==> inputs of wip/violet <==
// upsample_csc
module upsample_csc (
    input  logic        clk,
    input  logic        resetn,
    input  logic        start,
    output logic        done,
    input  logic [15:0] sram_read_data,
    output logic [15:0] sram_write_data,
    output logic [17:0] sram_address,
    output logic        sram_we_n
);
export LEC_CHECK = 0
export ABC_AREA = 1
export CAP_MARGIN = 5
export CELL_PAD_IN_SITES_DETAIL_PLACEMENT = 0
export CELL_PAD_IN_SITES_GLOBAL_PLACEMENT = 2
export CORE_MARGIN = 7
export CORE_UTILIZATION = 43
export CTS_CLUSTER_DIAMETER = 55
export GPL_ROUTABILITY_DRIVEN = 0
export MAX_ROUTING_LAYER = met4
export MIN_ROUTING_LAYER = met1
export PLACE_DENSITY = 0.64
export SETUP_SLACK_MARGIN = -0.72
export SLEW_MARGIN = 30
export TNS_END_PERCENT = 85
create_clock -name core_clock -period 7.82 [get_ports {clk}]
run.sh (not shown) runs the stock make flow with config.mk's settings and CLKGATE_MAP_FILE=.
==> wip/xenon: changes against wip/violet <==
==> flow/config.mk (replaced) <==
export PLATFORM = sky130hd
export DESIGN_NAME = upsample_csc
export DESIGN_NICKNAME = upsample_csc
export VERILOG_FILES = /design/flow/design.v
export SDC_FILE = /design/flow/constraint.sdc
export NUM_CORES = 4
export LEC_CHECK = 0
export ABC_AREA = 1
export CAP_MARGIN = 5
export CELL_PAD_IN_SITES_DETAIL_PLACEMENT = 0
export CELL_PAD_IN_SITES_GLOBAL_PLACEMENT = 0
export CORE_MARGIN = 2
export CORE_UTILIZATION = 70
export CTS_CLUSTER_DIAMETER = 55
export CTS_CLUSTER_SIZE = 35
export HOLD_SLACK_MARGIN = -0.09
export MIN_ROUTING_LAYER = met1
export PLACE_DENSITY = 0.64
export SETUP_SLACK_MARGIN = 1.92
export SLEW_MARGIN = 0
==> flow/constraint.sdc (replaced) <==
create_clock -name core_clock -period 8.79 [get_ports {clk}]
set_input_delay 1.7580 -clock core_clock [delete_from_list [all_inputs] [get_ports {clk}]]
set_output_delay 1.7580 -clock core_clock [all_outputs]
set_load 0.01 [all_outputs]
==> wip/umber: changes against wip/violet <==
==> flow/config.mk (replaced) <==
export PLATFORM = sky130hd
export DESIGN_NAME = upsample_csc
export DESIGN_NICKNAME = upsample_csc
export VERILOG_FILES = /design/flow/design.v
export SDC_FILE = /design/flow/constraint.sdc
export NUM_CORES = 4
export LEC_CHECK = 0
export CAP_MARGIN = 20
export CORE_MARGIN = 2
export CORE_UTILIZATION = 67
export PLACE_DENSITY = 0.6
export SLEW_MARGIN = 20
==> flow/constraint.sdc (replaced) <==
create_clock -name core_clock -period 11.1 [get_ports {clk}]
set_input_delay 2.2200 -clock core_clock [delete_from_list [all_inputs] [get_ports {clk}]]
set_output_delay 2.2200 -clock core_clock [all_outputs]
set_load 0.01 [all_outputs]
==> impl_metrics.json <==
{
  "tool_warnings": 113,
  "fin_ws_ns": -1.72,
  "whs_ns": 0.472,
  "worst_setup_hold_path_clk_slew_ns": 0.06,
  "area_of_the_core_sq_um": 109000,
  "viasPerCell": 4.96,
  "grtUsageMet1_pct": 36.3,
  "maximum_number_of_pins_on_one_net_before_global_route_repair": 153,
  "floorplanUtilization_pct": 43.6,
  "vias": 41800,
  "top_layer_used": "met4",
  "total_half_perimeter_wirelength_after_legalization_and_detailed_placement_um": 134000,
  "run_status": "complete, but fails checks",
  "hp-start": "M1_unit.M1_done",
  "setup_viol": 62,
  "grt_setup_unrepaired": "yes",
  "netlist_top_cells_area": "sky130_fd_sc_hd__ha_1 23%, sky130_fd_sc_hd__dfrtp_1 18%, sky130_fd_sc_hd__fa_1 16%, sky130_fd_sc_hd__inv_1 11%, sky130_fd_sc_hd__nand2_1 8.2%",
  "so_faults": "negative setup slack",
  "syn-num-nets": 7293,
  "instances_no_fill": 8425
}
# the run above: wip/violet

==> impl_metrics.json <==
{
  "run_status": "did not finish",
  "failed_stage": "global routing (5_1_grt)",
  "toolErrorMsg": "[ERROR GRT-0232] Routing congestion too high. Check the congestion heatmap in the GUI.",
  "grtUsageMet1_pct": 90.3,
  "floorplanUtilization_pct": 70.9,
  "syn-num-nets": 7293,
  "dpl_worst_slack_ns": -0.726,
  "synth.distinct_cells": 68,
  "share_of_synthesized_cell_area_in_and_or_and_or_and_compound_cells_pct": 10.2,
  "netlist_top_cells_area": "sky130_fd_sc_hd__ha_1 23%, sky130_fd_sc_hd__dfrtp_1 18%, sky130_fd_sc_hd__fa_1 16%, sky130_fd_sc_hd__inv_1 11%, sky130_fd_sc_hd__nand2_1 8.2%",
  "syn_avg_cell_area_sq_um": 7.92,
  "total_half_perimeter_wirelength_after_legalization_and_detailed_placement_um": 110000,
  "h-tree-depth": 2
}
# the run above: wip/xenon

==> impl_metrics.json <==
{
  "viasPerCell": 5.92,
  "tool_warnings": 108,
  "fin_ws_ns": 0.355,
  "area_of_the_core_sq_um": 70000,
  "dr.pass1.iters": 8,
  "whs_ns": 0.472,
  "setup_viol": 0,
  "syn-num-nets": 6567,
  "floorplanUtilization_pct": 67.6,
  "grtUsageMet1_pct": 48.0,
  "worst_setup_hold_path_clk_slew_ns": 0.06,
  "worst_r2r_startpoint": "M1_unit.mult_op_1[13]",
  "top_layer_used": "met4",
  "instances_no_fill": 6364,
  "vias": 37700,
  "maximum_number_of_pins_on_one_net_before_global_route_repair": 75,
  "run_status": "finished clean",
  "total_half_perimeter_wirelength_after_legalization_and_detailed_placement_um": 102000,
  "netlist_top_cells_area": "sky130_fd_sc_hd__ha_1 23%, sky130_fd_sc_hd__dfrtp_1 18%, sky130_fd_sc_hd__fa_1 16%, sky130_fd_sc_hd__inv_1 7.4%, sky130_fd_sc_hd__xnor2_1 3.6%"
}
# the run above: wip/umber

